## P
Design division, start of the top module:
module division(input clk, input rst, input start, input [31:0] dividendo, divisor,
                output [31:0] cociente, residuo, output done);
reg [31:0] shift_register;
reg [31:0] pre_divisor;
reg [31:0] cont;
reg idle;                       
reg done_r;                     
reg [15:0] resta, pre_cocido, res, cocido;
always @ (posedge clk) begin
  done_r <= 1'b0;
  if (rst) begin
    idle = 1'b1;
  end else if (idle) begin
    if (start) begin
      cont = 32'b0;
      shift_register = {8'b0, dividendo[15:0]};
      pre_cocido = 16'b0;
      pre_divisor = divisor;
      shift_register = shift_register << 1;
      cont = cont + 1'b1;
      idle = 1'b0;
    end
  end else begin
    if (cont < 5'd17) begin
      if (shift_register[31:16] < pre_divisor[15:0]) begin
        pre_cocido = pre_cocido << 1;
      end else begin
        resta = shift_register[31:16] - pre_divisor[15:0];
        pre_cocido = pre_cocido << 1;
        pre_cocido[0] = 1'b1;
        shift_register[31:16] = resta;
      end
      shift_register = shift_register << 1;
      cont = cont + 1'b1;
    end else begin
      cocido = pre_cocido;
      res = shift_register[31:16]>>1;
      idle = 1'b1;
      done_r <= 1'b1;
    end
  end
end
assign cociente = {16'b0, cocido};
assign residuo = {16'b0, res};
assign done = done_r;
endmodule
Size: about 480 cells after synthesis, ~130 flip-flops, roughly 130 I/O pins.
clock: 2.46 ns
lec_check: 0
cap_margin: 20
core_margin: 2
core_utilization: 69
cts_cluster_size: 40
setup_slack_margin: 0.73
slew_margin: 20
run.sh (not shown) runs the stock make flow with config.mk's settings and CLKGATE_MAP_FILE=.
Status(P) = ERROR, stage = clock tree synthesis (4_1_cts)
For Q, these inputs were changed with respect to P:
Settings: CORE_UTILIZATION changed from 69 to 72; PLACE_DENSITY newly set to 0.95; CTS_CLUSTER_SIZE changed from 40 to 14; SETUP_SLACK_MARGIN changed from 0.73 to -0.19.
Findings:
Q finished all stages; however, its layout fails the closing checks, the failures being negative setup slack.
Summary of Q over P: synthesized area held steady; overall chip area shrank by 4.0%; placed wire-length estimate after detailed placement grew by 8.8%; vertical die dimension shrank by about 2%; AND-OR/OR-AND share of the synthesized area held steady.
Measured against each other, Q and P differ in horizontal die dimension, the higher figure coming from P.
[compare] base=P new=Q: placement-stage cell area went down about 1.5%; area of the core went down about 5%; post-synthesis instance total held; count of standard-cell rows went down 2.9%.
Here is what was changed in the inputs of R compared with Q.
Settings: changing SETUP_SLACK_MARGIN from -0.19 to 0.48; changing CTS_CLUSTER_SIZE from 14 to 72; setting ABC_AREA to 1 for the first time.
Findings:
- The standard-cell row count reported for R is greater than that of Q by 9.1%.
- For standard cell area after detailed placement, dividing the value from R by the value from Q gives 1.13.
- In the metrics for R and Q, the one carrying the higher share of cell area taken by muxes after synthesis is Q.
- Cell count in the Yosys report, R and Q, higher one = R.
- Die size: R > Q
- Going from Q to R, the post-cts repair resize count was found to have gone up by 44.
- Chip area from the yosys synthesis statistics: R > Q
- Higher height of the die was reported by R, not Q.
- Q -> stages 100% | layout checks FAIL | negative setup slack
- Flow for R halted at global routing (5_1_grt), error code DPL-0038.
- R vs Q — HPWL after detailed placement rose 30%.
Setup changes, R to S
Settings: changing SETUP_SLACK_MARGIN from 0.48 to 0.13; setting CTS_CLUSTER_DIAMETER to 193 for the first time; changing CTS_CLUSTER_SIZE from 72 to 95; changing PLACE_DENSITY from 0.95 to 0.6.
Findings:
Summary of S over R: setup slack at placement higher, count of mapped cells out of synthesis roughly the same, chip width roughly the same.
Looking at S and R, the synthesized area per cell is a wash.
Between R and S, the share of synthesized cell area in and-or and or-and compound cells does not differ in any meaningful way.
Placed wire-length estimate (S / R): 0.900
S: done, clean on timing, DRC and antenna
Delta (S minus R): standard cell area after detailed placement now sits lower; core box area held.

Starting RTL as in the previous note.
clock: 10.0 ns
lec_check: 0
cap_margin: 20
core_aspect_ratio: 0.5
core_margin: 2
core_utilization: 68
cts_cluster_diameter: 399
cts_cluster_size: 98
place_density: 0.6
slew_margin: 20
tns_end_percent: 70
The starting point finished with timing, DRC and antenna clean.
Then changed:
Settings changed: CORE_ASPECT_RATIO 0.5 to unset, CORE_UTILIZATION 68 to 40, CTS_CLUSTER_DIAMETER 399 to unset, CTS_CLUSTER_SIZE 98 to unset, TNS_END_PERCENT 70 to unset.
Clock period 10.0 ns to 4.42 ns, I/O delays scaled along.
Outcome: The changed run finished clean. Hold slack got worse by 0.017 ns. Non-clock buffer count is higher by 2. Global-route usage is lower by 12 points. Utilization is lower by 36 points. Cell count is higher by about 10%.
Then changed:
Settings changed: CORE_UTILIZATION 40 to 68, CTS_CLUSTER_DIAMETER set to 399, CTS_CLUSTER_SIZE set to 98.
Clock period 4.42 ns to 10.0 ns, I/O delays scaled along.
Result: The new run completed without violations. Area after synthesis does not change. Die size came out lower by 40%. Cell area fell by 0.35%. Core utilization grows by 35 points. Worst setup slack improved by 4.1 ns. Routed wire length grows by 0.39%. Worst hold slack improved by 0.012 ns. Combinational power came out lower by 56%. Clock power decreases by 48%. Synthesized cell count is unchanged. Total power fell by 53%.
Then changed:
Settings changed: ABC_AREA set to 1, CTS_CLUSTER_DIAMETER 399 to unset, CTS_CLUSTER_SIZE 98 to unset, SETUP_SLACK_MARGIN set to 0.61.
Clock period 10.0 ns to 2.46 ns, I/O delays scaled along.
With this change the flow finished but failed the layout checks on negative setup slack.
Clock skew stays flat.
Via count is higher by 81%.
Clock power rises to 4.0 times its value.
Die area rose by 13%.
Utilization grows by 7.9 points.
Count of clock-buffer cells in the layout is unchanged.
Sequential share of layout area decreases by 11 points.
Total power climbs to 4.4 times its value.
Setup slack loses 5.7 ns.
Flip-flop count is unchanged.
Non-clock buffer count climbs by 64.

## run 1
division again, from the RTL that the note above started with.
==> flow/design.v (excerpt) <==
module division(input clk, input rst, input start, input [31:0] dividendo, divisor,
                output [31:0] cociente, residuo, output done);
export LEC_CHECK = 0
export ABC_AREA = 1
export CAP_MARGIN = 30
export CORE_MARGIN = 2
export CORE_UTILIZATION = 70
export CTS_CLUSTER_DIAMETER = 233
export CTS_CLUSTER_SIZE = 72
export GPL_ROUTABILITY_DRIVEN = 0
export PLACE_DENSITY = 0.78
export SLEW_MARGIN = 20
create_clock -name core_clock -period 2.46 [get_ports {clk}]
Run 1: all stages complete, timing, DRC and antenna checks passed
Input changes introduced in run 2 (baseline for comparison: run 1):
# run 1
export LEC_CHECK = 0
export ABC_AREA = 1
export CAP_MARGIN = 30
export CORE_MARGIN = 2
export CORE_UTILIZATION = 70
export CTS_CLUSTER_DIAMETER = 233
export CTS_CLUSTER_SIZE = 72
export GPL_ROUTABILITY_DRIVEN = 0
export PLACE_DENSITY = 0.78
export SLEW_MARGIN = 20
create_clock -name core_clock -period 2.46 [get_ports {clk}]
# run 2
export LEC_CHECK = 0
export CAP_MARGIN = 20
export CORE_MARGIN = 2
export CORE_UTILIZATION = 72
export CTS_CLUSTER_DIAMETER = 357
export PLACE_DENSITY = 0.37
export SETUP_SLACK_MARGIN = -0.19
export SLEW_MARGIN = 20
create_clock -name core_clock -period 2.46 [get_ports {clk}]
==> results <==
Although run 2 finished all stages, its layout failed final checks on negative setup slack. Between run 2 and run 1, it is run 2 whose critical path depth is lower, by 4. Total core area sits lower in run 2 than in run 1. Run 2 ended up with a higher met2 global-route usage than run 1 did. The xor and xnor area share after synthesis number comes out lower for run 1 vs run 2. From run 1 to run 2 the numbers moved as follows: total power shows an increase of 3.4%; global-route wire length before repair went down 3.9%; maximum number of pins on one net before global-route repair +6. Diff run 1 -> run 2 | wire length the detailed router placed on met1 | decrease of 1.9%.
Input-level comparison between run 3 and run 2:
# run 2
export LEC_CHECK = 0
export CAP_MARGIN = 20
export CORE_MARGIN = 2
export CORE_UTILIZATION = 72
export CTS_CLUSTER_DIAMETER = 357
export PLACE_DENSITY = 0.37
export SETUP_SLACK_MARGIN = -0.19
export SLEW_MARGIN = 20
create_clock -name core_clock -period 2.46 [get_ports {clk}]
# run 3
export LEC_CHECK = 0
export CAP_MARGIN = 20
export CORE_MARGIN = 2
export CORE_UTILIZATION = 72
export CTS_CLUSTER_SIZE = 39
export SETUP_SLACK_MARGIN = -0.05
export SLEW_MARGIN = 20
create_clock -name core_clock -period 2.46 [get_ports {clk}]
[summary]
Finished, but not clean: run 3, with negative setup slack.
Cmp run 3 vs run 2: placer congestion estimate higher in run 3
Looking at post-cts sizing count across run 2 and run 3, the one that comes out higher is run 3.
Run 3 vs. run 2: non-clock buffer count went down by about 13%.
Going from run 2 to run 3, peak clock frequency supported by timing lower, filler cell count lower.
The lower routed length on met2 came out of run 3.
| estimated wirelength of the detail-placed design | higher: run 3 |
Run 3 vs. run 2: synthesis-to-finish area growth down 0.86 points, number of global-route vias before repair up 1.1%, wire length of the first global-routing pass down about 0.7%.
Re register bit total from synthesis: no difference whatsoever between run 3 and run 2.
Setup changes, run 3 to run 4
# run 3
export LEC_CHECK = 0
export CAP_MARGIN = 20
export CORE_MARGIN = 2
export CORE_UTILIZATION = 72
export CTS_CLUSTER_SIZE = 39
export SETUP_SLACK_MARGIN = -0.05
export SLEW_MARGIN = 20
create_clock -name core_clock -period 2.46 [get_ports {clk}]
# run 4
export LEC_CHECK = 0
export ABC_AREA = 1
export CAP_MARGIN = 20
export CORE_MARGIN = 2
export CORE_UTILIZATION = 72
export CTS_CLUSTER_SIZE = 72
export PLACE_DENSITY = 0.64
export SETUP_SLACK_MARGIN = -0.19
export SLEW_MARGIN = 20
create_clock -name core_clock -period 2.46 [get_ports {clk}]
--- outcome ---
- Run 4 ended with every stage complete and zero timing, DRC or antenna violations.
- Multi-input combinational gate total went up by more than half going from run 3 to run 4.
- Of the two values seen for worst setup path endpoint, shift_register[29] was produced by run 3 and shift_register[23] by run 4.
- Of run 3 and run 4, the run reporting the lower wire length of the first global-routing pass was run 3.
- In run 4, the final worst-path setup slack came out 540 ps above the value in run 3.
- In the tables for run 3 and run 4, final standard cell utilization of the core reads higher with run 3.
- The area enclosed by the die boundary of run 4 is higher than that of run 3.
--- input diff run 4..run 5 ---
# run 4
export LEC_CHECK = 0
export ABC_AREA = 1
export CAP_MARGIN = 20
export CORE_MARGIN = 2
export CORE_UTILIZATION = 72
export CTS_CLUSTER_SIZE = 72
export PLACE_DENSITY = 0.64
export SETUP_SLACK_MARGIN = -0.19
export SLEW_MARGIN = 20
create_clock -name core_clock -period 2.46 [get_ports {clk}]
# run 5
export LEC_CHECK = 0
export CAP_MARGIN = 20
export CORE_MARGIN = 2
export CORE_UTILIZATION = 72
export CTS_CLUSTER_SIZE = 40
export SETUP_SLACK_MARGIN = 0.71
export SLEW_MARGIN = 20
create_clock -name core_clock -period 2.46 [get_ports {clk}]
Findings:
Row placer's final routability congestion estimate: run 5 lower / run 4 higher
Die width: run 5 vs run 4 down about 6%
Re area fraction in mux cells: run 5 is 5.0 points up on run 4.
Run 5 never completed, since it errored out during clock tree synthesis (4_1_cts).
From run 4 to run 5 the numbers moved as follows: fraction of the mapped netlist area in adder cells rose by 0.47 points, flip-flop and latch count after synthesis neither gained nor lost much, post-synthesis compound-gate area fraction grew by 0.42 points.
The register area share after synthesis of run 5 exceeds that of run 4 by 7.3 points.
Xor and xnor area share after synthesis: run 4 and run 5 compared, lower one is run 4
Delta (run 5 minus run 4): combined area of all synthesized cells fell by about 12%, number of cell instances after yosys synthesis fell by 285.
The following lists how run 6 was set up differently from run 5:
# run 5
export LEC_CHECK = 0
export CAP_MARGIN = 20
export CORE_MARGIN = 2
export CORE_UTILIZATION = 72
export CTS_CLUSTER_SIZE = 40
export SETUP_SLACK_MARGIN = 0.71
export SLEW_MARGIN = 20
create_clock -name core_clock -period 2.46 [get_ports {clk}]
# run 6
export LEC_CHECK = 0
export ABC_AREA = 1
export CAP_MARGIN = 20
export CORE_MARGIN = 2
export CORE_UTILIZATION = 72
export CTS_CLUSTER_DIAMETER = 193
export CTS_CLUSTER_SIZE = 10
export PLACE_DENSITY = 0.6
export SETUP_SLACK_MARGIN = -0.24
export SLEW_MARGIN = 20
create_clock -name core_clock -period 2.46 [get_ports {clk}]
==> comparison <==
- Fraction of synthesized cell area in xor and xnor cells, run 6 and run 5: higher on run 5
- Delta (run 6 minus run 5): yosys cell count went up; die boundary width went up; post-synthesis adder-cell area fraction went down.
- [run 6 vs run 5] synthesized area: higher in run 6
- Number of cells produced by synthesis, run 6 vs run 5: up by more than half
- Run 6 finished all stages; the layout is clean.
No activity file was given, so power comes from the tool's default toggle rates.
